## std_fp_smult_pipe
module std_fp_smult_pipe #(
    parameter WIDTH = 32,
    parameter INT_WIDTH = 16,
    parameter FRAC_WIDTH = 16
) (
    input  [WIDTH-1:0]              left,
    input  [WIDTH-1:0]              right,
    input  logic                    reset,
    input  logic                    go,
    input  logic                    clk,
    output logic [WIDTH-1:0]        out,
    output logic                    done
);
clock: 5.79 ns
lec_check: 0
cap_margin: 0
cell_pad_in_sites_detail_placement: 0
core_margin: 2
core_utilization: 72
cts_cluster_diameter: 100
cts_cluster_size: 38
gpl_routability_driven: 1
place_density: 0.63
setup_slack_margin: -0.45
slew_margin: 15
run.sh (not shown) runs the stock make flow with config.mk's settings and CLKGATE_MAP_FILE=.
The starting point completed, yet does not pass: setup timing.
Next try:
GPL_ROUTABILITY_DRIVEN = 0   (was 1)
SETUP_SLACK_MARGIN = 1.03   (was -0.45)
clock period = 7.96 ns   (was 5.79 ns; I/O delays follow)
Result: The changed run finished clean; design area decreases by 4.7%; setup slack improves by 2.5 ns; combinational power decreases by 37%.

* * *

std_fp_smult_pipe again, from the RTL that the note above started with.
Settings: LEC_CHECK=0, ABC_AREA=1, CAP_MARGIN=20, CELL_PAD_IN_SITES_DETAIL_PLACEMENT=1, CORE_ASPECT_RATIO=0.67, CORE_MARGIN=2, CORE_UTILIZATION=53, CTS_CLUSTER_DIAMETER=207, GPL_ROUTABILITY_DRIVEN=0, GPL_TIMING_DRIVEN=0, HOLD_SLACK_MARGIN=-0.02, MIN_ROUTING_LAYER=met2, PLACE_DENSITY=0.87, SLEW_MARGIN=10; clock period 7.96 ns.
The baseline failed in global routing on GRT-0116.
Rerun with:
Settings changed: ABC_AREA 1 to unset, CELL_PAD_IN_SITES_DETAIL_PLACEMENT 1 to unset, CORE_ASPECT_RATIO 0.67 to unset, CORE_UTILIZATION 53 to 40, CTS_CLUSTER_DIAMETER 207 to unset, GPL_ROUTABILITY_DRIVEN 0 to unset, GPL_TIMING_DRIVEN 0 to unset, HOLD_SLACK_MARGIN -0.02 to unset, MIN_ROUTING_LAYER met2 to unset, PLACE_DENSITY 0.87 to unset, SLEW_MARGIN 10 to 20.
Clock period 7.96 ns to 7.5 ns, I/O delays scaled along.
What happened: With this change the flow passed the timing, design-rule and antenna checks; synthesized cell count decreases by about a fifth; area after synthesis decreases by a few percent; die size increases by a quarter to a third.
Rerun with:
Settings changed: ABC_AREA set to 1, CAP_MARGIN 20 to 0, CORE_UTILIZATION 40 to 30, CTS_CLUSTER_DIAMETER set to 332, CTS_CLUSTER_SIZE set to 62, HOLD_SLACK_MARGIN set to -0.07, PLACE_DENSITY set to 0.88, SLEW_MARGIN 20 to 0.
- fmax is higher by 0.38%
- worst setup slack improves by 0.027 ns
- core utilization is lower by 11 points
- cell count is higher by 31%
- global-route usage is lower by 4.2 points
- synthesized area is higher by 6.1%
- cell area is higher by 6.1%
Rerun with:
Settings changed: ABC_AREA 1 to unset, CAP_MARGIN 0 to 20, CORE_UTILIZATION 30 to 66, CTS_CLUSTER_DIAMETER 332 to unset, CTS_CLUSTER_SIZE 62 to unset, HOLD_SLACK_MARGIN -0.07 to unset, PLACE_DENSITY 0.88 to unset, SLEW_MARGIN 0 to 20.
Clock period 7.5 ns to 5.11 ns, I/O delays scaled along.
The new run finished but fails on setup timing.
Cell area climbs by 4.6%.
Clock power climbs by 49%.
Via count fell by 9.8%.
Utilization climbs by 49 points.
Hold slack stays flat.
Final cell count falls by 26%.
Sequential share of layout area is about the same.
Rerun with:
Settings changed: CAP_MARGIN 20 to 5, CORE_UTILIZATION 66 to 72, CTS_CLUSTER_DIAMETER set to 93, PLACE_DENSITY set to 0.65, SETUP_SLACK_MARGIN set to 0.51.
The new run finished with setup timing left.
Global-route usage climbs by 3.1 points.
Routed wire length hardly moves.
Clock-buffer cell count does not change.
Final area falls by 2.0%.
Non-clock buffer count is lower by 30.
Flip-flop count does not change.
First-iteration DRC count is higher by 16%.
Via count is higher by 2.9%.
Sequential share of layout area hardly moves.
Rerun with:
Settings changed: CAP_MARGIN 5 to 20, PLACE_DENSITY 0.65 to unset, SETUP_SLACK_MARGIN 0.51 to 1.28.
The changed run finished but failed the layout checks on setup timing.
Setup slack is unchanged.
Sequential share of layout area is unchanged.
Routed wire length is unchanged.
Cell count is unchanged.
Count of clock-buffer cells in the layout does not change.
Power is estimated from default activity; no workload was simulated.
